==> flow/design.v <==
module arctan #
	(
		parameter integer C_S00_AXIS_TDATA_WIDTH	= 32,
		parameter integer C_M00_AXIS_TDATA_WIDTH	= 32,
    parameter integer ITERATIONS = 16
	)
	(
		input wire  s00_axis_aclk, s00_axis_aresetn,
		input wire  s00_axis_tlast, s00_axis_tvalid,
		input wire [C_S00_AXIS_TDATA_WIDTH-1 : 0] s00_axis_tdata,
		input wire [(C_S00_AXIS_TDATA_WIDTH/8)-1: 0] s00_axis_tstrb,
		output logic  s00_axis_tready,
		input wire  m00_axis_aclk, m00_axis_aresetn,
		input wire  m00_axis_tready,
		output logic  m00_axis_tvalid, m00_axis_tlast,
		output logic [C_M00_AXIS_TDATA_WIDTH-1 : 0] m00_axis_tdata,
		output logic [(C_M00_AXIS_TDATA_WIDTH/8)-1: 0] m00_axis_tstrb
	);
  parameter int PI_15 = 102943;
  logic m00_axis_tvalid_reg, m00_axis_tlast_reg;
  logic [C_M00_AXIS_TDATA_WIDTH-1 : 0] m00_axis_tdata_reg;
  logic [(C_M00_AXIS_TDATA_WIDTH/8)-1: 0] m00_axis_tstrb_reg;
  logic signed [(C_S00_AXIS_TDATA_WIDTH/2)-1:0] x_pipe [ITERATIONS-1:0];
  logic signed [(C_S00_AXIS_TDATA_WIDTH/2)-1:0] y_pipe [ITERATIONS-1:0];
  logic signed [(C_S00_AXIS_TDATA_WIDTH)-1:0] phase [ITERATIONS-1:0];
  logic [ITERATIONS-1:0] valid_pipe, tlast_pipe;
  logic [(C_S00_AXIS_TDATA_WIDTH/8)-1:0] strobe_pipe [ITERATIONS-1:0];
  assign s00_axis_tready = m00_axis_tready || ~valid_pipe[ITERATIONS-1];
  assign m00_axis_tvalid = valid_pipe[ITERATIONS-1];
  assign m00_axis_tlast = tlast_pipe[ITERATIONS-1];
  assign m00_axis_tstrb = strobe_pipe[ITERATIONS-1];
  logic signed [(C_S00_AXIS_TDATA_WIDTH/2)-1:0] atan_lut [ITERATIONS-1:0];
  always_comb begin
        atan_lut[0] = 16'h6487;   
        atan_lut[1] = 16'h3B58;   
        atan_lut[2] = 16'h1F5B;   
        atan_lut[3] = 16'h0FEA;   
        atan_lut[4] = 16'h07FD;   
        atan_lut[5] = 16'h03FF;   
        atan_lut[6] = 16'h01FF;   
        atan_lut[7] = 16'h00FF;   
        atan_lut[8] = 16'h007F;   
        atan_lut[9] = 16'h003F;   
        atan_lut[10] = 16'h001F;   
        atan_lut[11] = 16'h000F;   
        atan_lut[12] = 16'h0007;   
        atan_lut[13] = 16'h0003;   
        atan_lut[14] = 16'h0001;   
        atan_lut[15] = 16'h0000;   
  end
  wire signed [(C_S00_AXIS_TDATA_WIDTH/2)-1:0] x_in = s00_axis_tdata[(C_S00_AXIS_TDATA_WIDTH/2)-1: 0];
  wire signed [(C_S00_AXIS_TDATA_WIDTH/2)-1:0] y_in = s00_axis_tdata[C_S00_AXIS_TDATA_WIDTH-1:(C_S00_AXIS_TDATA_WIDTH/2)];
  assign m00_axis_tdata = phase[ITERATIONS-1];
  always_ff @(posedge s00_axis_aclk)begin
    if (s00_axis_aresetn==0)begin
      for (int i = 0; i < ITERATIONS; i++) begin
                x_pipe[i] <= '0;
                y_pipe[i] <= '0;
                phase[i] <= '0;
                valid_pipe[i] <= 1'b0;
                strobe_pipe[i] <= '0;
                tlast_pipe[i] <= 1'b0;
      end
    end else begin
      if (s00_axis_tready)begin
        if (s00_axis_tvalid) begin
            if ((x_in < 0 ) && (y_in< 0)) begin
              x_pipe[0] <= -x_in;
              y_pipe[0] <= -y_in;
              phase[0] <= -PI_15;
            end else if ((x_in < 0 ) && (y_in >= 0)) begin
              x_pipe[0] <= -x_in;
              y_pipe[0] <= -y_in;
              phase[0] <= PI_15;
            end else begin
              x_pipe[0] <= x_in;
              y_pipe[0] <= y_in;
              phase[0] <= '0;
            end
            valid_pipe[0] <= 1'b1;
            tlast_pipe[0] <= s00_axis_tlast;
            strobe_pipe[0] <= s00_axis_tstrb;
        end else begin
            valid_pipe[0] <= 1'b0;
            tlast_pipe[0] <= 1'b0;
            strobe_pipe[0] <= '0;
        end
        for (int i = 1; i < ITERATIONS; i++) begin
            if (valid_pipe[i-1]) begin
              if (y_pipe[i-1] >= 0) begin
                x_pipe[i] <= x_pipe[i-1] + (y_pipe[i-1] >>> i-1);
                y_pipe[i] <= y_pipe[i-1] - (x_pipe[i-1] >>> i-1);
                phase[i] <= phase[i-1] + atan_lut[i-1];
              end else begin
                x_pipe[i] <= x_pipe[i-1] - (y_pipe[i-1] >>> i-1);
                y_pipe[i] <= y_pipe[i-1] + (x_pipe[i-1] >>> i-1);
                phase[i] <= phase[i-1] - atan_lut[i-1];
              end
              valid_pipe[i] <= valid_pipe[i-1];
              strobe_pipe[i] <= strobe_pipe[i-1];
              tlast_pipe[i] <= tlast_pipe[i-1];
            end else begin
              valid_pipe[i] <= 0;
              strobe_pipe[i] <= 0;
              tlast_pipe[i] <= 0;
            end
        end
      end
    end
  end
endmodule
==> flow/run.sh <==
#!/bin/bash
# the make line also repeats each setting of config.mk as NAME=value (left out here)
make -C /OpenROAD-flow-scripts/flow DESIGN_CONFIG=/design/flow/config.mk WORK_HOME=/design/flow/orfs CLKGATE_MAP_FILE= finish
==> flow/config.mk <==
export PLATFORM = sky130hd
export DESIGN_NAME = arctan
export DESIGN_NICKNAME = arctan
export VERILOG_FILES = /design/flow/design.v
export SDC_FILE = /design/flow/constraint.sdc
export NUM_CORES = 4
export LEC_CHECK = 0
export ABC_AREA = 1
export CAP_MARGIN = 20
export CORE_MARGIN = 2
export CORE_UTILIZATION = 72
export CTS_CLUSTER_SIZE = 93
export SLEW_MARGIN = 20
export TNS_END_PERCENT = 20
==> flow/constraint.sdc <==
create_clock -name core_clock -period 4.07 [get_ports {s00_axis_aclk}]
set_input_delay 0.8140 -clock core_clock [delete_from_list [all_inputs] [get_ports {s00_axis_aclk}]]
set_output_delay 0.8140 -clock core_clock [all_outputs]
set_load 0.01 [all_outputs]
==> results of run 1 <==
## cell type report
cell class / instances / share of cell area [%]
clock inverters: 59 / 0.7811
flip-flops and latches: 1001 / 20.62
diodes: 2 / 0.005147
repair buffers: 177 / 1.665
inverters: 2709 / 10.47
clock buffers: 150 / 3.244
multi-input cells: 11583 / 61.09
well taps: 1650 / 2.123
## routing by layer
metal,wire length (um),GRT usage [%]
met4,14190,19.89
met3,24610,6.469
met5,63,0
met1,110800,50.37
met2,124300,69.00
## through the flow
| step | power (uW) | instances | hold WS [ps] |
|---|---|---|---|
| floorplan | 13110 | 15724 | 434.0 |
| global placement | 13930 | 17120 | 450.5 |
| detailed placement | 14030 | 17120 | 457.0 |
| CTS | 24760 | 17329 | 411.9 |
| global route | 25700 | 17329 | 443.2 |
| finish | 24850 | 17331 | 456.2 |
==> summary.txt, run 1 <==
Item: results of the latest flow run.

- The flow reported a cell area power density of 255.6 nW/um2.
- The mapped netlist covers 91260 um2.
- The report lists the number of cells resized after CTS as 0.
- At the end of the flow the core is filled with cells to 77.33%.
- Of the total synthesized cell area, the portion taken by full adders, half adders and majority gates is 8.947%.
- For the worst reg-to-reg path, the endpoint reported by OpenROAD is phase[8][29]$_SDFFE_PN0P_.
- The number of global-route vias before repair is 93368.
- Dividing the final minimum period by the clock period gives 93.27%.
- The clock-pin slew of the registers on the worst-case setup and hold paths is 60 ps.
- Combinational logic burns 15.4% of the power.
- The critical path class is flop to flop.
- The reported net switching power is 7291 uW.
- The post-synthesis chip area from yosys is 91260 um2.
- The tally of unique sky130hd cells used after synthesis is 59.
- The final total negative setup slack is 0 ps.
- The layout net count is 16260.
- The number of stages on the worst hold path is 3.
- STA classifies the critical path startpoint as a flop.
- The post-route minimum period is 3796 ps.
- Post-synth the commonest register cell is sky130_fd_sc_hd__dfxtp_1.
- The initial antenna violation count is 5.
- The starting density of the core is 72.58%.
- The register area share after synthesis is 21.96%.
- The master cell of the clock root buffer is sky130_fd_sc_hd__clkbuf_16.
- The iteration tally of the first detailed-router pass is 7.
- The count of synthesis-stage warnings from yosys is 6.
- Warnings raised by the tools during the run amount to 85.
- Setup repair after global routing left no endpoint under its margin.
- The proportion of total power due to net switching is 29.34%.
- The post-CTS hold buffer count recorded in the log is 0.
- Sorting the synthesized cells by how often they occur yields sky130_fd_sc_hd__nand2_1, sky130_fd_sc_hd__inv_1, sky130_fd_sc_hd__nor2_1.
- The main logic family after synthesis is simple AND/OR/NAND/NOR gates.
- The final number of setup-violating endpoints is 0.
- The internal power is 17560 uW.
- The layout has 10317 filler cells.
- The TritonCTS clock tree is built.
- The number of max-capacitance violations reported is 0.
- The launch point of the worst min-delay path is recorded as s00_axis_aresetn.
- The combined buffer and inverter count along the critical path is 3.
- The share of power burned in registers is 40.8%.
- No sink is reached through more buffers than the 3 on the longest clock path.
- Per the OpenROAD power report, leakage power amounts to 0.05299 uW.
- The fmax is 263.4 MHz.
- The area of all placed cells without fillers is 97230 um2.
- In the routed layout, each cell is associated on average with a via count of 5.790.
- The placed wire-length estimate is 212.9 mm.
- For reference, the mux area share after synthesis is 0%.
- The report puts the cell count of the worst reg-to-reg path at 12.
- The worst-case headroom to the max-slew limit is 28.82%.
- For this run the top cell type by instance count after synthesis was sky130_fd_sc_hd__nand2_1.
- The pin closest to its max-slew limit shows a slew of 1065 ps.
- The height of the die is 360.0 um.
- The routed layout has 100341 vias.
- The total core area is 125700 um2.
- The final tally of hold violations is 0.
- The worst min-delay path endpoint is phase[10][27]$_SDFFE_PN0P_.
- Entering global routing, the biggest net connects 182 pins.
- The worst setup path is captured at a flop.
- The run finished with no timing, DRC or antenna violations.
- The required time of the worst setup path is 4710 ps.
- The synthesized instance count is 15669.
- After synthesis, the cell types taking the most area are sky130_fd_sc_hd__dfxtp_1, sky130_fd_sc_hd__nand2_1, sky130_fd_sc_hd__inv_1, sky130_fd_sc_hd__ha_1, sky130_fd_sc_hd__o21ai_0.
- Nets still carrying antenna violations after routing amount to 0.
- The skew report gives the latency at the later pin of the worst-skew pair as 760 ps.
- The floorplan step defined a die boundary enclosing 129600 um2.
- For this run, the slowest stage of the critical path takes 700 ps.
- Per the layout area report, the register area comes to 20050 um2.
- Per the synth log, the flip-flop and latch total comes to 1001.
- The startpoint identified for the worst register-to-register timing path is y_pipe[7][15]$_SDFFE_PN0P_.
- For this block, the initial DRC count from the detailed router was 10165.
- In the final run the clock tree shows a worst skew of 32.27 ps.
- The reported clock group power is 10900 uW.
- The post-synth tally of flip-flops with integrated enable is 0.
- The first global-routing pass estimated 448.2 mm of wire.
- The cell row count is 130.
- In this run, the synthesized area fraction spent on AND-OR/OR-AND gates is recorded as 16.73%.
- According to the timing report, the critical path is launched from y_pipe[7][15]$_SDFFE_PN0P_.
- The number of buffers created by CTS is 111.
- Global routing consumed, over all layers together, 40.79% of the routing resources.
- Wires add up to 273.9 mm.
- The boundary pin count is 82.
- The final number of max-transition violations is 0.
- Before CTS, the worst setup slack after placement is 455.7 ps.
- Buffers added to address setup during post-CTS repair amount to 0.
- A synthesized cell averages 5.824 um2.
- The min-delay analysis places its worst path in the category input pin to flop.
- The routed layout reports a DRC error count of 0.
- The worst path meets setup with 273.8 ps of slack.
- The post-synthesis share of cell area spent on xor and xnor gates is 5.415%.
- The instance count on the critical path is 12.
- The kind of cell with the highest combined delay along the critical path is buffers and inverters.
- The instance area after placement is 93310 um2.
- Data arrives at the worst endpoint at 4440 ps.
- The timing report shows that the slowest cell on the worst path is sky130_fd_sc_hd__dfxtp_1.
- TritonRoute output was used to compute an average wire per cell of 15.81 um.
- The relative area change from synthesis to final layout is 6.540%.
- The top power group is the clock network.
- Clock tree synthesis found a total of 1001 sinks.
- The clock share of power is 43.7%.
- The share of synthesized area in the top cell type comes to 21.96%.
- Routability-driven placement finished with a final weighted congestion of 1.066.
- Per the layout area report, the combinational gate area comes to 59400 um2.
- In this run the VDD rail shows a maximum IR drop of 397.7 uV.
- The post-synthesis cell type with the largest combined area is sky130_fd_sc_hd__dfxtp_1.
- The async set-reset flop share out of synthesis is 0%.
- Per STA, the endpoint of the critical path is phase[8][29]$_SDFFE_PN0P_.
- Traced cell by cell, the critical path runs through clkinv_1, buf_4, ha_1, nand2_1, o21ai_0, nor2_1, o21ai_0, nand2_1, nand3_1, nand3_1, nand2_1, inv_1.
- The count of buffers from port buffering is 79.
- The biggest fanout along the worst timing path is 16.
- The cell that appears most often on the critical path is sky130_fd_sc_hd__nand2_1.
- The internal reg-to-reg setup slack is 270 ps.
- The maximum level of the CTS H-tree is 3.
- The yosys stat cell total is 15669.
- In this run the horizontal extent of the chip is 360.0 um.
- The total overflow reported by the global router is 0.
- The combinational gate power is 3830 uW.
- The synthesized-area fraction occupied by and/or/nand/nor cells is 33.64%.
- The power drawn by the sequential cells is 10100 uW.
==> inputs of run 2 (changes only) <==
- CTS_CLUSTER_SIZE: 93 -> default
- PLACE_DENSITY_LB_ADDON: default -> 0.06
- SETUP_SLACK_MARGIN: default -> 0.92
- TNS_END_PERCENT: 20 -> default
- clock period: 4.07 -> 3.08 ns (I/O delays scaled with it)
==> run 2 against run 1 <==
  * Die size stayed put
  * Synthesized cell count is the same
  * The run now fails in global routing (5_1_grt)
  * Area after synthesis is the same
==> summary.txt, run 2 <==
Flow results.

- The run stopped with a tool error.
- The primary flip-flop cell chosen by synthesis mapping is sky130_fd_sc_hd__dfxtp_1.
- The placed cell count is 17144.
- The run ended at global routing (5_1_grt).
- The yosys stat cell total is 15669.
- The boundary pin count is 82.
- According to the floorplan log, the row count is 130.
- The synthesized cell area is 91260 um2.
- Summed over all layers, the global routing overflow is 1140.
- For reference, full adder, half adder and majority cells occupy 8.947% of the area reported after synthesis.
- The count of synthesis-stage warnings from yosys is 6.
- The instance area after placement is 96270 um2.
- The post-synthesis chip area from yosys is 91260 um2.
- According to the CTS report, the clock sink count is 1001.
- The cell-mix breakdown from Yosys lists the compound-gate area share as 16.73%.
- For this run the detailed placement stage logged an HPWL of 204.5 mm.
- CTS placed an instance of sky130_fd_sc_hd__clkbuf_16 at the clock tree root.
- The synthesized netlist devotes 33.64% of its cell area to simple gates.
- Summing all multiplexer cells gives an area fraction of 0%.
- Counting flops with a built-in enable in the synthesized netlist gives 0.
- After synthesis, the mean cell area works out to 5.824 um2.
- Per the placement log, port buffering inserted 79 buffers.
- For this run, the register share of the synthesized area comes to 21.96%.
- Clock tree synthesis inserted a total of 112 buffers.
- The first error in the log reads "[ERROR GRT-0116] Global routing finished with congestion. Check the congestion regions in the DRC Viewer".
- CTS reports a maximum clock tree buffer depth of 3.
- Per the gpl log, the routability congestion estimate is 1.074.
- The maximum level of the CTS H-tree is 3.
- The synthesized instance count is 15669.
- The post-synthesis cell type with the largest combined area is sky130_fd_sc_hd__dfxtp_1.
- For reference, the top logic cell family by area is simple AND/OR/NAND/NOR gates.
- The dominant cell by count in the synthesized netlist is sky130_fd_sc_hd__nand2_1.
- The tally of unique sky130hd cells used after synthesis is 59.
- The global-route usage over all layers is 85.70%.
- Before placement the cells fill 72.58% of the core.
- The area share of the largest cell type after synthesis is 21.96%.
- Ranked by total cell area, the synthesized netlist is headed by sky130_fd_sc_hd__dfxtp_1, sky130_fd_sc_hd__nand2_1, sky130_fd_sc_hd__inv_1, sky130_fd_sc_hd__ha_1, sky130_fd_sc_hd__o21ai_0.
- The core region is 125700 um2.
- The synthesized design contains 1001 register bits.
- The die extent in x is 360.0 um.
- Ranked by instance count, the synthesized netlist is headed by sky130_fd_sc_hd__nand2_1, sky130_fd_sc_hd__inv_1, sky130_fd_sc_hd__nor2_1.
- The hold-fix buffer count after cts is 0.
- In this run, the synthesized area fraction spent on xor and xnor cells is recorded as 5.415%.
- The overall die area is 129600 um2.
- The die is 360.0 um tall.
- The async set-reset flop share out of synthesis is 0%.
==> run 2: what timing repair did <==
action                      CTS
pin swaps                  1034
gates resized              2401
setup endpoints to repair   681
cloned                       34
buffers inserted            592
==> run 2: per-stage QoR <==
step	hold slack, ps	power [uW]	worst slack, ps
after floorplan	434.0	17650	589.9
after CTS	201.6	34510	369.6
after detailed placement	454.1	18900	227.0
after global placement	452.7	18690	286.2
==> run 2: layer usage <==
layer	GRT overflow	track usage, %
met5	18	56.23
met2	575	97.49
met4	412	86.24
met1	49	83.93
met3	86	76.68
==> inputs of run 3 (changes only) <==
- CORE_UTILIZATION: 72 -> 66
- PLACE_DENSITY: default -> 0.95
- PLACE_DENSITY_LB_ADDON: 0.06 -> default
- SETUP_SLACK_MARGIN: 0.92 -> 0.73
- clock period: 3.08 -> 2.48 ns (I/O delays scaled with it)
==> run 3 against run 2 <==
  * The flow again stops in global routing (5_1_grt)
  * Area after synthesis did not move
  * Synthesized cell count did not move
  * Die size rose by 9.0%
==> summary.txt, run 3 <==
Flow results.

- The cell row count is 136.
- The instance area after placement is 101900 um2.
- The post-synthesis average cell area is 5.824 um2.
- The post-synth tally of flip-flops with integrated enable is 0.
- The overall die area is 141300 um2.
- The placed cell count is 18111.
- The synthesized cell area is 91260 um2.
- The main logic family after synthesis is simple AND/OR/NAND/NOR gates.
- In this run, synthesis produced a sequential element count of 1001.
- The placed wire-length estimate is 223.7 mm.
- The tool reported: "[ERROR GRT-0116] Global routing finished with congestion. Check the congestion regions in the DRC Viewer".
- The cell-mix breakdown from Yosys lists the simple-gate area share as 33.64%.
- The commonest register cell is sky130_fd_sc_hd__dfxtp_1.
- After synthesis, the cell types taking the most area are sky130_fd_sc_hd__dfxtp_1, sky130_fd_sc_hd__nand2_1, sky130_fd_sc_hd__inv_1, sky130_fd_sc_hd__ha_1, sky130_fd_sc_hd__o21ai_0.
- The post-synthesis share of cell area spent on xor and xnor gates is 5.415%.
- The register area share after synthesis is 21.96%.
- The final weighted congestion recorded by global placement is 1.068.
- Multiplexer cells account for 0% of the synthesized area.
- Hold repair after CTS inserted 0 buffers.
- The maximum level of the CTS H-tree is 3.
- The post-synthesis chip area from yosys is 91260 um2.
- Summed over all routing layers, the global router reports a total usage of 88.46%.
- CTS reports a maximum clock tree buffer depth of 3.
- The top cell type by area accounts for 21.96% of the synthesized area.
- The count of synthesis-stage warnings from yosys is 6.
- The post-synthesis cell type with the largest combined area is sky130_fd_sc_hd__dfxtp_1.
- The floorplan step records an initial core utilization of 66.46%.
- The worst slack at placement is -464.5 ps.
- From left edge to right edge, the die measures 375.9 um.
- The clock sink count is 1001.
- Progress stopped at global routing (5_1_grt).
- The boundary pin count is 82.
- The vertical die dimension reported for this design is 375.9 um.
- Per the placement log, port buffering inserted 79 buffers.
- In the post-synthesis netlist, the cell with the most instances is sky130_fd_sc_hd__nand2_1.
- In the Yosys stats the netlist draws on 59 distinct library cells.
- The yosys stat cell total is 15669.
- After global routing the overflow that remains totals 3614.
- The and-or/or-and share of the synthesized area is 16.73%.
- The async set-reset flop share out of synthesis is 0%.
- The number of buffers created by CTS is 113.
- The synthesized instance count is 15669.
- The run stopped with a tool error.
- The commonest cells after synthesis are sky130_fd_sc_hd__nand2_1, sky130_fd_sc_hd__inv_1, sky130_fd_sc_hd__nor2_1.
- After floorplanning, the core was sized to cover 137300 um2.
- Of the total synthesized cell area, the portion taken by full adders, half adders and majority gates is 8.947%.
- The master cell of the clock root buffer is sky130_fd_sc_hd__clkbuf_16.
run 3: per-stage QoR:
stage                     util (%)  setup TNS (ps)
after floorplan                  -          -44.96
after global placement       74.20           -6777
after detailed placement     74.20          -22970
after CTS                    82.64           -9390
run 3: repair_timing:
action	4_1_cts
gates cloned	7
endpoints found under the setup margin	830
pin swaps	730
resized	1502
setup buffers	214
run 3: metal layers:
layer / GRT usage [%] / GRT overflow
met5: 73.55 / 43
met4: 89.65 / 940
met3: 82.32 / 356
met2: 98.21 / 1952
met1: 85.10 / 323
==> inputs of run 4 (changes only) <==
- ABC_AREA: 1 -> default
- CAP_MARGIN: 20 -> 40
- CELL_PAD_IN_SITES_DETAIL_PLACEMENT: default -> 2
- CORE_ASPECT_RATIO: default -> 0.82
- CORE_UTILIZATION: 66 -> 68
- CTS_CLUSTER_DIAMETER: default -> 165
- CTS_CLUSTER_SIZE: default -> 81
- GPL_ROUTABILITY_DRIVEN: default -> 1
- MAX_ROUTING_LAYER: default -> met5
- PLACE_DENSITY: 0.95 -> default
- PLACE_DENSITY_LB_ADDON: default -> 0.2
- SETUP_SLACK_MARGIN: 0.73 -> -0.23
- clock period: 2.48 -> 6.67 ns (I/O delays scaled with it)
==> run 4 against run 3 <==
  * The run fails in detailed placement (3_5_place_dp)
  * Synthesized cell count down 34%
  * Die size down 19%
  * Area after synthesis down 16%
==> summary.txt, run 4 <==
Flow results.

- The tally of unique sky130hd cells used after synthesis is 98.
- The post-synthesis average cell area is 7.342 um2.
- After synthesis, the most frequently instantiated cells are sky130_fd_sc_hd__nand2_1, sky130_fd_sc_hd__a21oi_1, sky130_fd_sc_hd__dfxtp_1.
- The chip occupies 115000 um2.
- For this run, the chip area from Yosys synthesis comes to 76340 um2.
- The async set-reset flop share out of synthesis is 0%.
- After synthesis the cells add up to 76340 um2.
- Yosys stat counts 10398 cells in the synthesized netlist.
- In this run the horizontal extent of the chip is 374.0 um.
- The synthesized instance count is 10398.
- The area fraction in full adders, half adders and majority gates is 10.80%.
- The initialized floorplan defines 111 standard-cell rows.
- The height of the die is 307.4 um.
- The total core area is 111500 um2.
- The synthesized-area fraction occupied by and/or/nand/nor cells is 23.43%.
- Sequential cells were found to cover 26.25% of the synthesized design area.
- For reference, the top logic cell family by area is simple AND/OR/NAND/NOR gates.
- The synthesis report lists the most area-consuming cells as sky130_fd_sc_hd__dfxtp_1, sky130_fd_sc_hd__ha_1, sky130_fd_sc_hd__nand2_1, sky130_fd_sc_hd__a21oi_1, sky130_fd_sc_hd__xnor2_1.
- The flow did not finish.
- The mux cell area share after synthesis is 1.267%.
- Yosys instantiated no cell more often than sky130_fd_sc_hd__nand2_1.
- The and-or/or-and share of the synthesized area is 22.03%.
- The primary flip-flop cell chosen by synthesis mapping is sky130_fd_sc_hd__dfxtp_1.
- In this run the count of I/O pins placed on the die edge is 82.
- The post-synthesis cell type with the largest combined area is sky130_fd_sc_hd__dfxtp_1.
- The starting density of the core is 68.46%.
- In this run the biggest area consumer among cell types represents 26.25% of the synthesized area.
- The first error in the log reads "[ERROR DPL-0033] detailed placement checks failed during check placement".
- The count of state elements after synthesis is 1001.
- In this run, the synthesized area fraction spent on xor and xnor cells is recorded as 11.22%.
- In this run, synthesis inferred 0 flip-flops with an integrated enable.
- The count of synthesis-stage warnings from yosys is 6.
- The stage at which the run stopped is detailed placement (3_5_place_dp).
- The count of buffers from port buffering is 79.
- The routability congestion estimate is 0.9548.
-- run 4: stage by stage --
step / instance area [um2] / hold WS [ps] / power [uW] / instances
2_1_floorplan: 76550 / 429.7 / 7786 / 10453
3_3_place_gp: 77160 / 438.4 / 8193 / 11378
==> inputs of run 5 (changes only) <==
- ABC_AREA: default -> 0
- CAP_MARGIN: 40 -> 20
- CELL_PAD_IN_SITES_DETAIL_PLACEMENT: 2 -> default
- CORE_ASPECT_RATIO: 0.82 -> default
- CORE_UTILIZATION: 68 -> 72
- CTS_CLUSTER_DIAMETER: 165 -> 395
- CTS_CLUSTER_SIZE: 81 -> 100
- GPL_ROUTABILITY_DRIVEN: 1 -> default
- MAX_ROUTING_LAYER: met5 -> default
- PLACE_DENSITY: default -> 0.78
- PLACE_DENSITY_LB_ADDON: 0.2 -> default
- SETUP_SLACK_MARGIN: -0.23 -> default
- TNS_END_PERCENT: default -> 5
- clock period: 6.67 -> 2.5 ns (I/O delays scaled with it)
==> run 5 against run 4 <==
  * The run fails in global routing (5_1_grt)
  * Synthesized cell count did not move
  * Die size is 5.5% lower
  * Area after synthesis is the same
==> summary.txt, run 5 <==
Flow results.

- The flow did not finish.
- The stage at which the run stopped is global routing (5_1_grt).
- The tool reported: "[ERROR GRT-0232] Routing congestion too high. Check the congestion heatmap in the GUI".
- For this run the aggregate overflow at the end of global routing stands at 192.
- The maximum level of the CTS H-tree is 1.
- The most common cell in the synthesized netlist is sky130_fd_sc_hd__nand2_1.
- The synthesized netlist devotes 22.03% of its cell area to compound gates.
- The number of hold buffers added after CTS was 0.
- Measured along the y axis, the die boundary spans 329.6 um.
- The post-synthesis chip area from yosys is 76340 um2.
- The synthesized-area fraction occupied by and/or/nand/nor cells is 23.43%.
- The boundary pin count is 82.
- The total core area is 105300 um2.
- Buffers placed on the I/O ports in this run total 79.
- Looking at the clock tree report, the root buffer type is sky130_fd_sc_hd__clkbuf_16.
- The main logic family after synthesis is simple AND/OR/NAND/NOR gates.
- The synthesis log from Yosys contains 6 warnings.
- For this run, the leading register cell type out of synthesis is sky130_fd_sc_hd__dfxtp_1.
- Ranked by total cell area, the synthesized netlist is headed by sky130_fd_sc_hd__dfxtp_1, sky130_fd_sc_hd__ha_1, sky130_fd_sc_hd__nand2_1, sky130_fd_sc_hd__a21oi_1, sky130_fd_sc_hd__xnor2_1.
- Logged for this run, the post-placement worst setup slack is -1177 ps.
- The die extent in x is 329.6 um.
- The count of state elements after synthesis is 1001.
- Ranked by instance count, the synthesized netlist is headed by sky130_fd_sc_hd__nand2_1, sky130_fd_sc_hd__a21oi_1, sky130_fd_sc_hd__dfxtp_1.
- The synthesis run shows multiplexers occupying 1.267% of the cell area.
- The clock sink count is 1001.
- The register area share after synthesis is 26.25%.
- Per the synth stats, the proportion of register bits with asynchronous set or reset is 0%.
- The synthesized instance count is 10398.
- The yosys stat cell total is 10398.
- The placed wire-length estimate is 177.0 mm.
- For reference, XOR and XNOR gates occupy 11.22% of the area reported after synthesis.
- After floorplanning, the core was divided into 119 placement rows.
- The placement summary gives the final routability congestion estimate as 0.9690.
- Before any placement, the netlist area is recorded as 76340 um2.
- The post-synth tally of flip-flops with integrated enable is 0.
- The area share of the largest cell type after synthesis is 26.25%.
- The clock passes through at most 3 buffers.
- The number of buffers created by CTS is 14.
- Of the total synthesized cell area, the portion taken by full adders, half adders and majority gates is 10.80%.
- In this run, distinct cell masters in the synthesized netlist total 98.
- The post-synthesis average cell area is 7.342 um2.
- Before placement the cells fill 72.52% of the core.
- The post-synthesis cell type with the largest combined area is sky130_fd_sc_hd__dfxtp_1.
- The placed cell count is 13212.
- The global-route usage over all layers is 71.35%.
- The overall die area is 108700 um2.
==> run 5: per-layer routing <==
layer  GRT usage [%]  overflow
met1           72.64         8
met2           91.03        86
met3           53.15        18
met4           63.32        78
met5           36.35         2
==> run 5: what timing repair did <==
item,CTS
resized,496
pin swaps,252
endpoints found under the setup margin,561
endpoints found under the hold margin,0
buffers inserted,99
==> run 5: per-stage QoR <==
stage | setup TNS, ps | utilization (%) | instance area (um2) | hold WS (ps) | power, uW
floorplan | -277650 | - | 77580 | 429.7 | 20840
global placement | -185700 | 87.82 | 92450 | 437.8 | 23160
detailed placement | -242630 | 87.82 | 92450 | 445.3 | 23410
CTS | -203390 | 90.85 | 95630 | 76.48 | 29180
==> inputs of run 6 (changes only) <==
- ABC_AREA: 0 -> default
- CTS_CLUSTER_DIAMETER: 395 -> default
- CTS_CLUSTER_SIZE: 100 -> default
- PLACE_DENSITY: 0.78 -> 0.65
- SETUP_SLACK_MARGIN: default -> 0.39
- TNS_END_PERCENT: 5 -> default
- clock period: 2.5 -> 3.67 ns (I/O delays scaled with it)
==> run 6 against run 5 <==
  * Now fails the layout checks on setup timing
  * Synthesized cell count did not move
  * Die size did not move
  * Area after synthesis did not move
==> summary.txt, run 6 <==
Item: results of the latest flow run.

- The maximum level of the CTS H-tree is 3.
- The end-of-flow timing check tallies setup violations at 6.
- Summing the areas of all compound-gate instances in the mapped netlist gives 22.03% of the synthesized area.
- The internal reg-to-reg setup slack is -510 ps.
- The critical path runs through a total of 14 cells.
- The critical path class is flop to flop.
- Before placement the cells fill 72.52% of the core.
- Per report_power, the combinational group accounts for 15.5% of the total.
- The reported net switching power is 7651 uW.
- The hold-fix buffer count after cts is 0.
- Grouping non-sequential cells by family puts the most area in simple AND/OR/NAND/NOR gates.
- The flow reported a cell area power density of 312.4 nW/um2.
- The number of global-route vias before repair is 71408.
- By area the synthesized netlist is led by sky130_fd_sc_hd__dfxtp_1, sky130_fd_sc_hd__ha_1, sky130_fd_sc_hd__nand2_1, sky130_fd_sc_hd__a21oi_1, sky130_fd_sc_hd__xnor2_1.
- The area fraction in full adders, half adders and majority gates is 10.80%.
- The critical path's largest stage delay is 640 ps.
- The launch point of the worst path is x_pipe[2][2]$_SDFFE_PN0P_.
- Port buffering added 79 buffers.
- Routing resource usage on met1 recorded by global route was 48.57%.
- STA lists the endpoint of the worst register-to-register path as y_pipe[3][12]$_SDFFE_PN0P_.
- The maximum number of pins on one net before global-route repair is 109.
- The worst ir drop on vdd is 446.8 uV.
- The internal power is 19680 uW.
- The worst register-to-register path has a depth of 14.
- The iteration tally of the first detailed-router pass is 8.
- Routability-driven placement finished with a final weighted congestion of 0.9408.
- Per report_power, the Combinational row totals 4240 uW.
- The clock share of power is 43.2%.
- The clock sink count is 1001.
- The global-route usage over all layers is 37.82%.
- Excluding fillers, the count of instances in the completed layout stands at 11855.
- The final number of max-transition violations is 0.
- The vias per cell is 6.633.
- The die extent in x is 329.6 um.
- Looking at the worst setup and hold paths, the clock pins of their registers show a slew of 70 ps.
- Per the synthesis report, the dominant area consumer among library cells is sky130_fd_sc_hd__dfxtp_1.
- The instance area after placement is 79190 um2.
- The die covers 108700 um2.
- The run finished, with violations left.
- The leakage component of the power is 0.03437 uW.
- The async set-reset flop share out of synthesis is 0%.
- The primary flip-flop cell chosen by synthesis mapping is sky130_fd_sc_hd__dfxtp_1.
- The dominant delay contributor by cell family on the critical path is AND-OR/OR-AND gates.
- Setup repair after global routing could not meet its margin everywhere.
- The layout net count is 11048.
- For the pin with the worst max-slew slack, the measured transition is 953.7 ps.
- Summing the sequential cell areas from Yosys gives 26.25% of the chip area.
- The insertion delay of the later-clocked pin in the worst-skew pair is 730 ps.
- The area of all placed cells without fillers is 87480 um2.
- Counting flops and latches in the post-synthesis netlist gives 1001.
- Looking at the hold checks, the worst path lands on y_pipe[13][15]$_SDFFE_PN0P_.
- Net switching is 27.99% of the power.
- The count of synthesis-stage warnings from yosys is 6.
- The TritonCTS clock tree is built.
- The sequential power reported by the tool is 11300 uW.
- The first global-routing pass estimated 349.5 mm of wire.
- For this design the top-level I/O count stands at 82.
- Based on the critical path, the design can be clocked at up to 239.3 MHz.
- Across all checked pins, the minimum headroom to the slew limit is 36.42%.
- Summed over the clock group, the power is 11800 uW.
- The type recorded for the worst min-delay path is input pin to flop.
- The biggest fanout along the worst timing path is 4.
- Once routing completed, OpenROAD measured the worst setup slack at -509.6 ps.
- The starting DRC count in detailed routing is 8853.
- The post-route minimum period is 4180 ps.
- The worst setup path is launched from a flop.
- The combined buffer and inverter count along the critical path is 1.
- The synthesized instance count is 10398.
- The dominant cell by count in the synthesized netlist is sky130_fd_sc_hd__nand2_1.
- The height of the die is 329.6 um.
- The worst clock skew on the final layout is 33.21 ps.
- The design draws 27330 uW.
- The cell sequence reported for the critical path is inv_2, nand2_1, or4_4, or2_4, o41ai_4, xor2_1, ha_1, nand3_1, nand2_1, a41o_1, o41ai_4, xnor2_1, mux2i_1, nor2_1.
- The yosys stat cell total is 10398.
- Per STA, the endpoint of the critical path is y_pipe[3][12]$_SDFFE_PN0P_.
- The script logs the mean routed wire length per placed instance as 19.67 um.
- Per the GRT congestion report, total overflow comes to 0.
- The number of stages on the worst hold path is 3.
- Failing layout checks were recorded as setup timing.
- On met3, the global router reports a usage of 4.510%.
- Counting the buffers created by CTS gives 107.
- The synthesized-area fraction occupied by and/or/nand/nor cells is 23.43%.
- Per report_power, the top consumer among the power groups is the clock network.
- The slowest cell on the critical path is sky130_fd_sc_hd__xor2_1.
- Yosys mapped the design onto 98 distinct sky130hd cell types.
- The initial antenna violation count was 2.
- At the worst endpoint, the required time is 4260 ps.
- The number of vias in the routed layout is 78631.
- STA lists the startpoint of the worst register-to-register path as x_pipe[2][2]$_SDFFE_PN0P_.
- The post-synthesis average cell area is 7.342 um2.
- The synthesis run shows the most used standard cells to be sky130_fd_sc_hd__nand2_1, sky130_fd_sc_hd__a21oi_1, sky130_fd_sc_hd__dfxtp_1.
- Hold-check failures listed in the final report amount to 0.
- Per the CTS log, the buffer count on the longest clock path is 3.
- Across the run, the number of max-cap violations was 0.
- met2 is the most crowded layer.
- Once detailed placement completed, the half-perimeter wirelength came to 153.1 mm.
- The share of power burned in registers is 41.3%.
- The total core area is 105300 um2.
- The placed cell count is 11447.
- On the critical path the data arrives at 4770 ps.
- The post-synth tally of flip-flops with integrated enable is 0.
- The total detailed-routing wirelength is 233.2 mm.
- The count of warning messages emitted by the tools is 80.
- Per the CTS log, the root buffer master is sky130_fd_sc_hd__clkbuf_16.
- The fraction of met2 tracks used by global routing is 65.11%.
- The post-synthesis share of cell area spent on xor and xnor gates is 11.22%.
- Row generation in the floorplan step produced 119 rows.
- The number of fill cells in the layout is 6502.
- The remaining number of nets flagged by the antenna check after routing is 0.
- For the worst min-delay path, the startpoint reported by OpenROAD is s00_axis_aresetn.
- The post-synthesis chip area from yosys is 76340 um2.
- The mux cell area share after synthesis is 1.267%.
- The cell area that synthesis handed to floorplanning was 76340 um2.
- The part of the cycle the worst path needs is 113.9%.
- The area share of the largest cell type after synthesis is 26.25%.
- The relative area change from synthesis to final layout is 14.59%.
- The final routed DRC violation total is 0.
- The worst setup path is captured at a flop.
run 6: layout make-up:
cell class                      instances  area, um2  area share, %
Clock buffer                          146       3025          3.458
Sequential cell                      1001      20210          23.10
Timing Repair Buffer                  495       4502          5.146
Clock inverter                         55      767.0         0.8767
Tap cell                             1391       1740          1.989
Multi-Input combinational cell       8442      55970          63.98
Antenna cell                            1      2.502       0.002860
Inverter                              324       1265          1.446
run 6: per-stage QoR:
| step | TNS, ps | hold slack [ps] | utilization (%) | setup slack (ps) |
|---|---|---|---|---|
| after detailed placement | -109.3 | 442.8 | 75.23 | -58.54 |
| final | -2163 | 403.4 | 83.11 | -509.6 |
| after CTS | 0 | 354.3 | 79.91 | 151.8 |
| after global placement | 0 | 438.9 | 75.23 | 6.450 |
| after global routing | -2514 | 398.2 | 83.10 | -580.9 |
| after floorplan | 0 | 429.7 | - | 89.85 |
run 6: per-layer routing:
layer / routed length [um] / vias up / share of wire, %
met2: 110500 / 3983 / 47
met3: 17920 / 1138 / 7.7
met5: 11 / - / 0.0047
met4: 11880 / 2 / 5.1
li1: - / 36503 / -
met1: 92860 / 37005 / 40
run 6: what timing repair did:
item	4_1_cts	5_1_grt
buffers inserted	54	145
setup endpoints to repair	93	229
gates cloned	2	5
pin swaps	91	290
gates resized	173	505
endpoints found under the hold margin	0	0
==> inputs of run 7 (changes only) <==
- ABC_AREA: default -> 1
- CAP_MARGIN: 20 -> 0
- CELL_PAD_IN_SITES_GLOBAL_PLACEMENT: default -> 1
- CORE_MARGIN: 2 -> 6
- CORE_UTILIZATION: 72 -> 47
- CTS_CLUSTER_DIAMETER: default -> 363
- CTS_CLUSTER_SIZE: default -> 61
- GPL_ROUTABILITY_DRIVEN: default -> 0
- GPL_TIMING_DRIVEN: default -> 0
- MAX_ROUTING_LAYER: default -> met4
- MIN_ROUTING_LAYER: default -> met2
- PLACE_DENSITY: 0.65 -> default
- PLACE_DENSITY_LB_ADDON: default -> 0.14
- SETUP_SLACK_MARGIN: 0.39 -> 1.19
- SLEW_MARGIN: 20 -> 5
- TNS_END_PERCENT: default -> 65
- clock period: 3.67 -> 4.83 ns (I/O delays scaled with it)
==> run 7 against run 6 <==
  * Die size grew 89%
  * Area after synthesis grew 20%
  * Synthesized cell count grew 51%
  * The run now fails in global routing (5_1_grt)
==> summary.txt, run 7 <==
Flow results.

- The count of state elements after synthesis is 1001.
- The run stopped with a tool error.
- The master cell of the clock root buffer is sky130_fd_sc_hd__clkbuf_16.
- Per the post-synthesis stats, the area per cell is 5.824 um2.
- The primary flip-flop cell chosen by synthesis mapping is sky130_fd_sc_hd__dfxtp_1.
- The placed wire-length estimate is 295.3 mm.
- The synthesis run identifies the leading combinational cell family as simple AND/OR/NAND/NOR gates.
- Counting distinct cell types in the post-synthesis netlist gives 59.
- After synthesis, the cell types taking the most area are sky130_fd_sc_hd__dfxtp_1, sky130_fd_sc_hd__nand2_1, sky130_fd_sc_hd__inv_1, sky130_fd_sc_hd__ha_1, sky130_fd_sc_hd__o21ai_0.
- The register area share after synthesis is 21.96%.
- In this run, the synthesized area fraction spent on xor and xnor cells is recorded as 5.415%.
- The synthesized design contains 0 enable-type register cells.
- The post-synthesis cell type with the largest combined area is sky130_fd_sc_hd__dfxtp_1.
- Logged for this run, the post-placement worst setup slack is -18.73 ps.
- The cell row count is 161.
- The share of the core area taken by cells at floorplan is 47.39%.
- The floorplan step defined a core boundary enclosing 192600 um2.
- The stat command in Yosys gives a chip area of 91260 um2.
- The synthesized instance count is 15669.
- Buffers placed on the I/O ports in this run total 78.
- Per the CTS log, the maximum H-tree level is 1.
- Before any placement, the netlist area is recorded as 91260 um2.
- The commonest cells after synthesis are sky130_fd_sc_hd__nand2_1, sky130_fd_sc_hd__inv_1, sky130_fd_sc_hd__nor2_1.
- The cell-mix breakdown from Yosys lists the adder-cell area share as 8.947%.
- Yosys reports that the leading cell type by area covers 21.96% of the netlist area.
- Global routing used 60.38% of the available tracks.
- The height of the die is 452.7 um.
- The clock passes through at most 3 buffers.
- The async set-reset flop share out of synthesis is 0%.
- The synthesized netlist devotes 16.73% of its cell area to compound gates.
- Per the OpenROAD floorplan log, the width of the die is 452.7 um.
- The dominant cell by count in the synthesized netlist is sky130_fd_sc_hd__nand2_1.
- The total overflow left after global routing is 2.
- The mux cell area share after synthesis is 0%.
- The overall die area is 204900 um2.
- Pin placement for this block handled 82 I/O pins.
- Counting every sink on the clock net gives 1001.
- The stage at which the run stopped is global routing (5_1_grt).
- Yosys printed 6 warnings.
- Of the total synthesized cell area, the portion taken by AND, OR, NAND and NOR gates is 33.64%.
- The yosys stat cell total is 15669.
- The first error in the log reads "[ERROR GRT-0116] Global routing finished with congestion. Check the congestion regions in the DRC Viewer".
- The number of buffers created by CTS is 20.
run 7: timing repair:
item	CTS
gates cloned	0
buffers inserted	0
hold buffers	0
setup endpoints to repair	148
resized	21
pin swaps	0
run 7: metal layers:
layer  GRT usage, %  GRT overflow
met1              -             -
met5              -             -
met2          64.55             0
met4          30.66             1
met3          73.87             1
run 7: stage by stage:
step | hold slack (ps) | instance area, um2 | cells
after floorplan | 434.0 | 91470 | 15724
after global placement | 445.8 | 95410 | 18328
after detailed placement | 453.2 | 95570 | 18334
after CTS | 476.9 | 96160 | 18356
==> inputs of run 8 (changes only) <==
- ABC_AREA: 1 -> 0
- CAP_MARGIN: 0 -> 20
- CELL_PAD_IN_SITES_GLOBAL_PLACEMENT: 1 -> 0
- CORE_MARGIN: 6 -> 2
- CORE_UTILIZATION: 47 -> 70
- CTS_CLUSTER_DIAMETER: 363 -> 95
- CTS_CLUSTER_SIZE: 61 -> 30
- GPL_ROUTABILITY_DRIVEN: 0 -> default
- GPL_TIMING_DRIVEN: 0 -> default
- MIN_ROUTING_LAYER: met2 -> met1
- PLACE_DENSITY_LB_ADDON: 0.14 -> default
- SETUP_SLACK_MARGIN: 1.19 -> 0.07
- SLEW_MARGIN: 5 -> 20
- TNS_END_PERCENT: 65 -> default
- clock period: 4.83 -> 2.98 ns (I/O delays scaled with it)
==> run 8 against run 7 <==
  * The run again fails in global routing (5_1_grt)
  * Area after synthesis fell by 16%
  * Synthesized cell count fell by 34%
  * Die size fell by 45%
==> summary.txt, run 8 <==
Flow results.

- The run stopped with a tool error.
- The stage at which the run stopped is global routing (5_1_grt).
- The tool reported: "[ERROR GRT-0232] Routing congestion too high. Check the congestion heatmap in the GUI".
- Total global-route track usage over all layers is 85.69%.
- The height of the die is 334.2 um.
- In this run the full chip footprint comes out at 111700 um2.
- The clock passes through at most 3 buffers.
- sky130_fd_sc_hd__nand2_1 is the most common cell in the netlist.
- The area fraction in full adders, half adders and majority gates is 10.80%.
- Yosys reports a chip area of 76340 um2.
- The number of buffers created by CTS is 46.
- The synthesized design contains 0 enable-type register cells.
- Per the placement report, the placed cell count is 12304.
- After synthesis, the share of flip-flops with an asynchronous set or reset is 0%.
- The post-synthesis share of cell area spent on xor and xnor gates is 11.22%.
- The count of state elements after synthesis is 1001.
- Sorting the Yosys area breakdown by cell type puts at the top sky130_fd_sc_hd__dfxtp_1.
- By area the synthesized netlist is led by sky130_fd_sc_hd__dfxtp_1, sky130_fd_sc_hd__ha_1, sky130_fd_sc_hd__nand2_1, sky130_fd_sc_hd__a21oi_1, sky130_fd_sc_hd__xnor2_1.
- The share of the Yosys chip area taken by registers is 26.25%.
- In the synthesized netlist the dominant register cell turns out to be sky130_fd_sc_hd__dfxtp_1.
- Per the OpenROAD floorplan log, the width of the die is 334.2 um.
- The master cell of the clock root buffer is sky130_fd_sc_hd__clkbuf_16.
- Yosys reports that the leading cell type by area covers 26.25% of the netlist area.
- The boundary pin count is 82.
- The clock sink count is 1001.
- In this run the number of H-tree levels came out at 2.
- The cell row count is 121.
- The synthesized cell area is 76340 um2.
- Per the OpenROAD floorplan log, the area of the core is 108600 um2.
- The tally of unique sky130hd cells used after synthesis is 98.
- OpenSTA, run right after detailed placement, puts the worst setup slack at -702.0 ps.
- The synthesized netlist was found by Yosys to have 10398 cells.
- After its last routability iteration, the placer logged a weighted congestion of 0.9688.
- Summing all multiplexer cells gives an area fraction of 1.267%.
- Dividing the synthesized area by the synthesized cell count gives 7.342 um2.
- The total overflow reported by the global router is 739.
- Per the synthesis report, the AND-OR/OR-AND share of the synthesized area is 22.03%.
- The number of hold buffers added after CTS was 0.
- The instance area after placement is 86490 um2.
- The floorplan step records an initial core utilization of 70.33%.
- Yosys reports that the most numerous cell types are sky130_fd_sc_hd__nand2_1, sky130_fd_sc_hd__a21oi_1, sky130_fd_sc_hd__dfxtp_1.
- During placement, the flow inserted port buffers numbering 79.
- Counting every instance in the synthesized netlist gives 10398.
- The count of synthesis-stage warnings from yosys is 6.
- Of the total synthesized cell area, the portion taken by AND, OR, NAND and NOR gates is 23.43%.
- For this run the detailed placement stage logged an HPWL of 166.0 mm.
- The main logic family after synthesis is simple AND/OR/NAND/NOR gates.
==> run 8: per-layer routing <==
layer	track usage [%]	GRT overflow
met5	-	-
met4	84.73	225
met3	72.53	112
met2	97.92	321
met1	84.25	81
==> run 8: through the flow <==
| step | hold WS, ps | total power [uW] |
|---|---|---|
| floorplan | 429.7 | 17640 |
| global placement | 439.4 | 18920 |
| detailed placement | 443.9 | 19100 |
| CTS | 237.4 | 27700 |
==> run 8: what timing repair did <==
action / CTS
hold endpoints to repair: 0
pin swaps: 528
buffers inserted: 270
endpoints found under the setup margin: 253
gates cloned: 4
resized: 726
==> inputs of run 9 (changes only) <==
- ABC_AREA: 0 -> 1
- CELL_PAD_IN_SITES_GLOBAL_PLACEMENT: 0 -> default
- CORE_UTILIZATION: 70 -> 67
- CTS_CLUSTER_DIAMETER: 95 -> default
- CTS_CLUSTER_SIZE: 30 -> default
- MAX_ROUTING_LAYER: met4 -> default
- MIN_ROUTING_LAYER: met1 -> default
- SETUP_SLACK_MARGIN: 0.07 -> default
- clock period: 2.98 -> 5.15 ns (I/O delays scaled with it)
==> run 9 against run 8 <==
  * Now clean on timing, DRC and antenna
  * Die size increased by 25%
  * Synthesized cell count rose by 51%
  * Area after synthesis rose by 20%
==> summary.txt, run 9 <==
Item: results of the latest flow run.

- The flow ran to the end and the layout has no timing, DRC or antenna violations.
- The final routed DRC violation total is 0.
- Summing the sequential cell areas from Yosys gives 21.96% of the chip area.
- The TritonCTS clock tree is built.
- The count of state elements after synthesis is 1001.
- The dominant cell by count in the synthesized netlist is sky130_fd_sc_hd__nand2_1.
- The cell row count is 135.
- The leakage component of the power is 0.05282 uW.
- The die extent in x is 373.1 um.
- The power drawn by the sequential cells is 8020 uW.
- The top power group is the clock network.
- The final total negative setup slack is 0 ps.
- The layer flagged by global routing as most heavily used is met2.
- The number of post-CTS setup repair buffers is 0.
- Entering global routing, the biggest net connects 176 pins.
- The primary flip-flop cell chosen by synthesis mapping is sky130_fd_sc_hd__dfxtp_1.
- The vias per cell is 5.702.
- The worst-case headroom to the max-slew limit is 27.07%.
- The worst-margin pin slew is 1093 ps.
- Yosys mapped a number of flops with a built-in enable equal to 0.
- Looking at the worst setup and hold paths, the clock pins of their registers show a slew of 60 ps.
- The largest total area in the synthesized netlist belongs to sky130_fd_sc_hd__dfxtp_1.
- Per the log, the first TritonRoute iteration ended with a DRC count of 9653.
- The data arrival time at the worst-slack endpoint is 3110 ps.
- For the worst flop-to-flop path, the logic depth is 13.
- The routability congestion estimate is 1.045.
- The launch point of the worst path is m00_axis_tready.
- The worst clock skew on the final layout is 24.41 ps.
- The post-synthesis share of cell area spent on xor and xnor gates is 5.415%.
- The and-or/or-and share of the synthesized area is 16.73%.
- The tally of unique sky130hd cells used after synthesis is 59.
- The main logic family after synthesis is simple AND/OR/NAND/NOR gates.
- The boundary pin count is 82.
- Per the placement report, the placed cell count is 17217.
- Per the OpenROAD power report, switching power amounts to 5776 uW.
- The non-filler instance count after layout is 17429.
- STA classifies the critical path startpoint as an input pin.
- The worst min-delay path endpoint is strobe_pipe[14][2]$_SDFFE_PN0N_.
- Per the timing report, the most critical flop-to-flop path originates at y_pipe[7][15]$_SDFFE_PN0P_.
- The cell repeated most along the worst path is sky130_fd_sc_hd__clkdlybuf4s50_1.
- After synthesis, the most frequently instantiated cells are sky130_fd_sc_hd__nand2_1, sky130_fd_sc_hd__inv_1, sky130_fd_sc_hd__nor2_1.
- Routing resource usage on met1 recorded by global route was 48.73%.
- The total core area is 135300 um2.
- The initial antenna violation count is 7.
- The relative area change from synthesis to final layout is 6.367%.
- The area recorded from the Yosys report for this design is 91260 um2.
- The number of max-capacitance violations reported is 0.
- Counting I/O delays and the setup requirement, the final critical path takes 4141 ps.
- The instance count on the critical path is 4.
- The average instance in the mapped netlist occupies 5.824 um2.
- The clock reaches the later pin of the worst-skew pair after 740 ps.
- On met2, the global router reports a usage of 65.55%.
- The critical path's largest stage delay is 730 ps.
- Checking hold timing, the worst path is listed with class flop to flop.
- The slowest stage of the critical path belongs to the cell sky130_fd_sc_hd__nor2_4.
- The total power is 19660 uW.
- The mux cell area share after synthesis is 0%.
- The stage logs contain a warning count of 82.
- The tree is rooted in a sky130_fd_sc_hd__clkbuf_16.
- Registers are responsible for 40.8% of the overall power.
- The synthesized cell area is 91260 um2.
- At the end of the flow, the number of nets in the layout was 16228.
- The hold-fix buffer count after cts is 0.
- The required time at the worst endpoint is listed as 4120 ps.
- The part of the total power dissipated in combinational logic is 15.3%.
- Looking at the VDD voltage map, the peak drop is 294.1 uV.
- The worst setup path is captured at a primary output.
- The capture point of the critical path was reported as s00_axis_tready.
- Counting both buffers and inverters, the worst setup path holds a total of 3.
- The synthesized instance count is 15669.
- Of all flip-flops after synthesis, the portion carrying an async set or reset was 0%.
- The reported clock group power is 8630 uW.
- The buffer_ports step reported a buffer count of 79.
- Dividing the detail-routed wire length by the instance count gives 15.97 um.
- Per the GRT congestion report, total overflow comes to 0.
- The final number of setup-violating endpoints is 0.
- The area fraction in full adders, half adders and majority gates is 8.947%.
- In the log, the iteration count for the first detailed-route pass is 12.
- According to the floorplan report, the die height is 373.1 um.
- Total global-route track usage over all layers is 38.61%.
- The placed wire-length estimate is 218.5 mm.
- Max fanout on the critical path was recorded as 10.
- In this run the deepest clock path goes through 3 buffers.
- Summing over every cut layer, the via total after detailed routing is 99374.
- For reference, the most critical setup path is categorized as input pin to primary output.
- The count of synthesis-stage warnings from yosys is 6.
- In the hold timing report, the worst path depth is 2.
- Among cell families on the critical path, the largest total delay comes from buffers and inverters.
- The clock network accounts for 43.9% of the total power.
- The remaining number of nets flagged by the antenna check after routing is 0.
- Setup repair after global routing left no endpoint under its margin.
- The total detailed-routing wirelength is 278.3 mm.
- The first global-routing pass estimated 453.3 mm of wire.
- The global routing report lists met3 layer usage as 4.972%.
- The final number of max-transition violations is 0.
- The number of global-route vias before repair is 92800.
- Based on the critical path, the design can be clocked at up to 241.5 MHz.
- Counting every sink on the clock net gives 1001.
- The total power per unit cell area is 202.5 nW/um2.
- After synthesis, the cell types taking the most area are sky130_fd_sc_hd__dfxtp_1, sky130_fd_sc_hd__nand2_1, sky130_fd_sc_hd__inv_1, sky130_fd_sc_hd__ha_1, sky130_fd_sc_hd__o21ai_0.
- The flow reports power dissipated in combinational cells as 3000 uW.
- The maximum level of the CTS H-tree is 3.
- The cell-mix breakdown from Yosys lists the simple-gate area share as 33.64%.
- The script computed the net switching share of total power as 29.38%.
- The area share of the largest cell type after synthesis is 21.96%.
- Listed in order, past its start point the critical path passes clkdlybuf4s50_1, nor2_4, inv_2, clkdlybuf4s50_1.
- The overall die area is 139200 um2.
- Counting endpoints that fail hold in the final report gives 0.
- The part of the cycle the worst path needs is 80.40%.
- Post-CTS repair ended up resizing 0 cells.
- After synthesis, the design contains 15669 cells according to Yosys.
- The endpoint of the worst register-to-register path is y_pipe[8][11]$_SDFFE_PN0P_.
- Hold is met by 467.6 ps.
- The beginning of the worst hold path is strobe_pipe[13][2]$_SDFFE_PN0N_.
- Cell internal power was estimated by the tool at 13880 uW.
- The starting density of the core is 67.45%.
- The CTS report gives the tree buffer count as 113.
- In this run the register-to-register setup slack is 1330 ps.
[run 9: final cells by class]
class,count,area [um2]
inverters,2709,10180
multi-input cells,11583,59400
repair buffers,143,1314
diodes,4,10.01
well taps,1781,2228
clock inverters,65,788.3
clock buffers,143,3103
flip-flops and latches,1001,20050
fillers,12076,38230
[run 9: metrics by stage]
stage	instance area [um2]	util [%]	setup WS, ps
floorplan	91470	-	2237
global placement	93170	68.86	994.9
detailed placement	93170	68.86	980.2
CTS	97060	71.74	1045
global route	97060	71.74	1025
finish	97070	71.75	1010
[run 9: metal layers]
metal  share of wire, %  vias up  wire [um]
li1                   -    49493          -
met2                 46     3955     126900
met1                 42    45116     116400
met4                4.8        2      13280
met3                7.8      808      21700
met5             0.0043        -         12
==> inputs of run 10 (changes only) <==
- CORE_UTILIZATION: 67 -> 69
- TNS_END_PERCENT: default -> 5
- clock period: 5.15 -> 2.76 ns (I/O delays scaled with it)
==> run 10 against run 9 <==
  * The layout now fails its checks (setup timing)
  * Largest power group unchanged
  * Sequential power is 87% higher
  * Global-route usage increased by 1.7 points
  * Via count grew 3.8%
  * Synthesized cell count is the same
  * Highest routed layer unchanged
  * Worst setup slack got worse by 1300 ps
  * Utilization grew 6.5 points
  * Combinational power rose by 120%
  * Clock power increased by 87%
  * Non-clock buffer count grew 444
  * Sequential share of layout area down 1.1 points
  * Cell area up 5.9%
==> summary.txt, run 10 <==
Item: results of the latest flow run.

- The internal reg-to-reg setup slack is -320 ps.
- The boundary pin count is 82.
- The worst ir drop on vdd is 555.1 uV.
- TritonRoute output was used to compute an average wire per cell of 16.26 um.
- The largest individual stage delay along the critical path comes from the cell sky130_fd_sc_hd__ha_1.
- In the final report, the number of hold violations comes to 0.
- The synthesis stat section lists a flop and latch total of 1001.
- The combined buffer and inverter count along the critical path is 3.
- The cell row count is 133.
- The number of stages on the worst hold path is 3.
- Dividing the final minimum period by the clock period gives 111.5%.
- The share of power burned in registers is 39.6%.
- The leakage component of the power was reported as 0.05535 uW.
- The routed length on met2 is 131.1 mm.
- In this run the power spent charging and discharging nets is 11470 uW.
- The largest share of the power goes to the clock network.
- The required time at the worst endpoint is listed as 3430 ps.
- The total length of routed met3 wires is 25.78 mm.
- STA lists the startpoint of the worst hold path as s00_axis_aresetn.
- For the worst setup path, the data arrival time is 3750 ps.
- The synthesized instance count is 15669.
- Per the slew report, the remaining headroom to the max-slew limit stands at 48.92%.
- Yosys reports a chip area of 91260 um2.
- The post-synthesis cell type with the largest combined area is sky130_fd_sc_hd__dfxtp_1.
- Signal nets in the final route climb as high as met5.
- The largest single stage delay on the critical path is 380 ps.
- The portion of synthesized area spent on multiplexers is 0%.
- The biggest fanout along the worst timing path is 4.
- At the later pin of the worst-skew pair, clock insertion delay measures 770 ps.
- In the final timing run, aggregate negative setup slack is -2314 ps.
- The vias per cell is 5.779.
- Once iteration 0 of detailed routing completed, the report listed 10748 DRC markers.
- The share of the Yosys chip area taken by registers is 21.96%.
- The critical path class is flop to flop.
- The total power per unit cell area is 368.1 nW/um2.
- The remaining number of nets flagged by the antenna check after routing is 0.
- The instance area after placement is 96740 um2.
- The tally of unique sky130hd cells used after synthesis is 59.
- For reference, the top cells by area after synthesis are sky130_fd_sc_hd__dfxtp_1, sky130_fd_sc_hd__nand2_1, sky130_fd_sc_hd__inv_1, sky130_fd_sc_hd__ha_1, sky130_fd_sc_hd__o21ai_0.
- The combinational gate power is 6720 uW.
- The internal power is 26360 uW.
- Setup violations remaining at the end of the flow were counted as 24.
- The async set-reset flop share out of synthesis is 0%.
- On the final layout, the worst hold slack is 288.2 ps.
- The count of warning messages emitted by the tools is 80.
- Summing every instance area after synthesis gives 91260 um2.
- The count of buffers from port buffering is 79.
- CTS saw 1001 sinks.
- The global-route wire length before repair is 460.2 mm.
- The primary flip-flop cell chosen by synthesis mapping is sky130_fd_sc_hd__dfxtp_1.
- The deepest clock path buffer count is 3.
- Total global-route track usage over all layers is 40.29%.
- The number of global-route vias before repair is 95613.
- Per the detail_route report, inserted antenna diodes total 0.
- The STA report counts the stages on the worst setup path as 16.
- After Yosys synthesis, AND-OR and OR-AND compound gates account for 16.73% of the synthesized area.
- The sequential power reported by the tool is 15000 uW.
- The met1 routed wirelength after detailed routing is 116.7 mm.
- The dominant delay contributor by cell family on the critical path is simple AND/OR/NAND/NOR gates.
- The post-synth tally of flip-flops with integrated enable is 0.
- The total overflow reported by the global router is 0.
- During synthesis, Yosys emitted a total of 6 warnings.
- The clock network consumes a total of 16100 uW.
- The part of the total power dissipated in combinational logic is 17.8%.
- The run finished, with violations left.
- The post-CTS hold buffer count recorded in the log is 0.
- The routability congestion estimate is 1.066.
- The starting density of the core is 69.51%.
- In this run the layout check failures are setup timing.
- The clock-pin slew of the registers on the worst-case setup and hold paths is 70 ps.
- The timing report shows the most common cell along the critical path to be sky130_fd_sc_hd__nand2_1.
- The synthesized-area fraction occupied by and/or/nand/nor cells is 33.64%.
- The yosys stat cell total is 15669.
- The main logic family after synthesis is simple AND/OR/NAND/NOR gates.
- The proportion of total power due to net switching is 30.33%.
- OpenSTA lists the critical path startpoint as y_pipe[1][1]$_SDFFE_PN0P_.
- The script parses the final routing iteration and logs DRC violations as 0.
- Counting cells, the worst reg-to-reg path comes to 16.
- The synthesis run shows the most used standard cells to be sky130_fd_sc_hd__nand2_1, sky130_fd_sc_hd__inv_1, sky130_fd_sc_hd__nor2_1.
- The critical path startpoint category is a flop.
- In this run, the clock network consumes 42.6% of the power.
- Of the total synthesized cell area, the portion taken by XOR and XNOR cells is 5.415%.
- For this run the top cell type by instance count after synthesis was sky130_fd_sc_hd__nand2_1.
- Note, the detailed placer reported a final HPWL of 219.2 mm.
- The area of all placed cells without fillers is 102800 um2.
- The overall die area is 135200 um2.
- After floorplanning, the core was sized to cover 131300 um2.
- The number of max-capacitance violations reported is 0.
- The total detailed-routing wirelength is 290.1 mm.
- The worst clock skew on the final layout is 40.61 ps.
- The final route contains 103113 vias.
- CTS placed an instance of sky130_fd_sc_hd__clkbuf_16 at the clock tree root.
- STA classifies the critical path endpoint as a flop.
- The post-synthesis average cell area is 5.824 um2.
- At the pin with the least slew margin, the transition time is 766.2 ps.
- The vertical die dimension reported for this design is 367.7 um.
- The endpoint of the most critical setup path is x_pipe[2][15]$_SDFFE_PN0P_.
- The maximum level of the CTS H-tree is 3.
- Counting the buffers created by CTS gives 112.
- Measured along the x axis, the die boundary spans 367.7 um.
- The iteration tally of the first detailed-router pass is 19.
- TritonCTS built the clock tree.
- The relative area change from synthesis to final layout is 12.61%.
- The end-of-flow core utilization is 78.27%.
- The layout net count is 16672.
- The critical path goes through inv_2, ha_1, inv_1, nor3_2, nand3_1, o31ai_2, nand2_1, xor2_1, ha_1, nand2_1, nor2_1, a21oi_1, nand3_1, nand2_1, o21ai_1, inv_1.
- The fmax is 324.9 MHz.
- Setup repair after global routing could not meet its margin everywhere.
- The type of the tightest min-delay check is input pin to flop.
- The final number of max-transition violations is 0.
- The synthesized netlist devotes 8.947% of its cell area to adder and majority cells.
- The area share of the largest cell type after synthesis is 21.96%.
- Across all setup checks in the final design, the least slack found is -317.8 ps.
- The post-route minimum period is 3078 ps.
- STA shows the worst min-delay path finishing at phase[2][22]$_SDFFE_PN0P_.
- The maximum number of pins on one net before global-route repair is 122.
- The endpoint of the worst register-to-register path is x_pipe[2][15]$_SDFFE_PN0P_.
- The initial antenna violation count is 1.
- For the worst reg-to-reg path, the startpoint reported by OpenROAD is y_pipe[1][1]$_SDFFE_PN0P_.
[run 10: metal layers]
layer | global-route usage (%) | up-vias
met4 | 20.17 | 2
met3 | 5.929 | 1182
li1 | - | 50392
met5 | 0 | -
met2 | 67.50 | 4819
met1 | 50.30 | 46718
[run 10: metrics by stage]
stage	cells	total power (uW)	setup slack, ps
CTS	17821	37120	-84.56
finish	17844	37830	-317.8
floorplan	15724	19330	-65.93
global placement	17612	21000	-155.8
detailed placement	17612	21170	-205.8
global route	17844	39070	-661.7
[run 10: timing repair]
item / CTS / global route
buffers inserted: 1 / 23
pin swaps: 4 / 109
setup endpoints to repair: 72 / 280
resized: 55 / 523
cloned: 0 / 1
[run 10: layout make-up]
type,count,area (um2)
inverters,2709,10200
multi-input cells,11583,61220
clock inverters,63,768.2
clock buffers,145,3129
repair buffers,587,5151
well taps,1755,2196
repair inverters,1,7.507
flip-flops and latches,1001,20100
fillers,10371,28530
Power and IR drop assume default switching activity.
